==> inputs of build 50 <==
Design sd_encr_device, start of the top module:
module sd_encr_device (
    input wire clk,                     
    input wire rst,                     
    input wire start,                   
    input wire rw_flag,                 
    output wire done,                   
    output wire sd_clk,
    output wire sd_cs_n,
    output wire sd_mosi,
    input  wire sd_miso,
    input wire key_rw,                  
    input wire key_sel,                 
    input wire [511:0] key_data_in,     
    output wire [511:0] key_data_out    
);
clock: 12.3 ns
lec_check: 0
abc_area: 1
cap_margin: 30
cell_pad_in_sites_detail_placement: 0
cell_pad_in_sites_global_placement: 3
core_margin: 2
core_utilization: 21
cts_cluster_diameter: 397
gpl_timing_driven: 1
max_routing_layer: met5
place_density_lb_addon: 0.24
slew_margin: 0
run.sh (not shown) runs the stock make flow with config.mk's settings and CLKGATE_MAP_FILE=.
==> inputs of trial 98, as changes to build 50 <==
ABC_AREA = not set   (was 1)
CAP_MARGIN = 20   (was 30)
CELL_PAD_IN_SITES_DETAIL_PLACEMENT = not set   (was 0)
CELL_PAD_IN_SITES_GLOBAL_PLACEMENT = not set   (was 3)
CORE_UTILIZATION = 58   (was 21)
CTS_CLUSTER_DIAMETER = not set   (was 397)
GPL_TIMING_DRIVEN = not set   (was 1)
MAX_ROUTING_LAYER = not set   (was met5)
PLACE_DENSITY_LB_ADDON = not set   (was 0.24)
SETUP_SLACK_MARGIN = -0.57   (was not set)
SLEW_MARGIN = 20   (was 0)
TNS_END_PERCENT = 5   (was not set)
==> flow/constraint.sdc (replaced) <==
create_clock -name core_clock -period 8.11 [get_ports {clk}]
set_input_delay 1.6220 -clock core_clock [delete_from_list [all_inputs] [get_ports {clk}]]
set_output_delay 1.6220 -clock core_clock [all_outputs]
set_load 0.01 [all_outputs]
==> results <==
Of trial 98 and build 50, trial 98 has the higher sequential share of layout area (gap 6.7 points).
Against build 50, the fmax of trial 98 is smaller by about 1.2%.
Via count: build 50 is larger than trial 98 (about 23%).
Against build 50, the sequential power of trial 98 is higher by about 50%.
Between trial 98 and build 50, the lower core utilization is in build 50 (gap 43 points).
In build 50 the register-to-register slack is higher than in trial 98, by 4.3 ns.
In trial 98 the cell count is smaller than in build 50, by 43%.
Clock power: build 50 is smaller than trial 98 (about 20%).
==> figures <==
item	trial 98	build 50
Status	timing/DRC/antenna clean	timing/DRC/antenna clean
Global-route track usage on met2	0.4864	0.2788
Vias in the first global route	89,730	114,400
Cell with the largest stage delay on the worst path	nor2_4	buf_4
Global-route track usage on met3	0.06685	0.02412
Iteration-0 DRC count of the detailed router	9,505	7,611
Sequential share of cell area	0.5646	0.4980
Cell count listed in synth_stat.txt	11,080	16,130
Total iterations of the first detailed-routing run	6	5
Synth Area per Inst	12.93 um^2	9.604 um^2
Power Dens Cells	238.2 nW/um^2	151.5 nW/um^2
Critical Path End	u_sd_controller.read_data[292]$_DFFE_PP0P_	u_sd_controller.read_data[87]$_DFFE_PP0P_
Post-route setup slack	2.514 ns	6.770 ns
Most prevalent standard cell on the critical path	ha_1	nand2_1
Number of nets produced by synthesis	11,630	16,680
Count of mapped cells out of synthesis	11,080	16,130
CLK BUF	587	638

* * *

==> run a: inputs <==
sd_encr_device again, from the RTL that the note above started with.
Settings: LEC_CHECK=0, CAP_MARGIN=5, CELL_PAD_IN_SITES_GLOBAL_PLACEMENT=3, CORE_MARGIN=3, CORE_UTILIZATION=61, CTS_CLUSTER_SIZE=89, PLACE_DENSITY=0.63, SETUP_SLACK_MARGIN=1.01, SLEW_MARGIN=20, TNS_END_PERCENT=80; clock period 8.8 ns.
==> inputs of run b, as changes to run a <==
Settings changed: CAP_MARGIN 5 to 20, CELL_PAD_IN_SITES_GLOBAL_PLACEMENT 3 to not set, CORE_ASPECT_RATIO set to 0.71, CORE_MARGIN 3 to 2, CORE_UTILIZATION 61 to 72, CTS_CLUSTER_DIAMETER set to 376, CTS_CLUSTER_SIZE 89 to 14, PLACE_DENSITY 0.63 to not set, PLACE_DENSITY_LB_ADDON set to 0.0, SETUP_SLACK_MARGIN 1.01 to 1.12, TNS_END_PERCENT 80 to not set.
==> flow/constraint.sdc (replaced) <==
create_clock -name core_clock -period 3.92 [get_ports {clk}]
set_input_delay 0.7840 -clock core_clock [delete_from_list [all_inputs] [get_ports {clk}]]
set_output_delay 0.7840 -clock core_clock [all_outputs]
set_load 0.01 [all_outputs]
==> flow_metrics.tcl <==
# yosys + openroad results
set metrics [dict create \
    status "complete, no violations" \
    ys_area_um2 143000 \
    synth-edff-count 1551 \
    routed_via_density 6.67 \
    core_area_um2 197000 \
    die_y_um 380 \
    fp-row-count 137 \
    n_all_buffers 1434 \
]
[end of results for run b]
==> flow_metrics.tcl <==
# implementation run metrics
set metrics [dict create \
    synth-edff-count 1551 \
    haltStage "global placement without I/O" \
    ys_area_um2 143000 \
    toolErrorMsg "[ERROR GPL-0301] Utilization 107.782 % exceeds 100%." \
    status "stopped before the end" \
    core_area_um2 233000 \
]
[end of results for run a]

* * *

==> inputs of run X <==
sd_encr_device again, from the RTL that the note above started with.
make LEC_CHECK=0 CAP_MARGIN=20 CORE_ASPECT_RATIO=0.71 CORE_MARGIN=2 CORE_UTILIZATION=72 CTS_CLUSTER_DIAMETER=41 CTS_CLUSTER_SIZE=14 PLACE_DENSITY_LB_ADDON=0.04 SETUP_SLACK_MARGIN=1.11 SLEW_MARGIN=20 finish   # period 3.91 ns
==> run Z: changes against run X <==
==> flow/config.mk (replaced) <==
export PLATFORM = sky130hd
export DESIGN_NAME = sd_encr_device
export DESIGN_NICKNAME = sd_encr_device
export VERILOG_FILES = /design/flow/design.v
export SDC_FILE = /design/flow/constraint.sdc
export NUM_CORES = 4
export LEC_CHECK = 0
export CAP_MARGIN = 20
export CELL_PAD_IN_SITES_GLOBAL_PLACEMENT = 2
export CORE_MARGIN = 6
export CORE_UTILIZATION = 45
export CTS_CLUSTER_DIAMETER = 192
export GPL_ROUTABILITY_DRIVEN = 0
export PLACE_DENSITY_LB_ADDON = 0.21
export SLEW_MARGIN = 40
export TNS_END_PERCENT = 35
==> flow/constraint.sdc (replaced) <==
create_clock -name core_clock -period 10.0 [get_ports {clk}]
set_input_delay 2.0000 -clock core_clock [delete_from_list [all_inputs] [get_ports {clk}]]
set_output_delay 2.0000 -clock core_clock [all_outputs]
set_load 0.01 [all_outputs]
==> comparison table <==
	run Z	run X
Outcome	finished clean	finished clean
Full die area	0.332 mm²	0.202 mm²
Non-clock buffer total of the final layout	1188	1405
Met2 GRT Util	39.6%	65.7%
Number of global-route vias before repair	91043	98284
Net switching power of the design	7210 µW	17400 µW
Final critical-path required period	5.63 ns	3.33 ns
Critical path peak fanout	37	28
Final routed wirelength across all metal layers	434 mm	452 mm
Initial detailed-routing violation count	7910	13452
Wire length of the first global-routing pass	626 mm	652 mm
Worst Path Required	10.82 ns	4.63 ns
Count of buffer and inverter cells on the critical path	1	4
Max Clock Skew	0.0558 ns	0.0423 ns
Number of multi-input combinational cells	6522	6523
P_clk	14700 µW	32800 µW
Power is estimated from default activity; no workload was simulated.
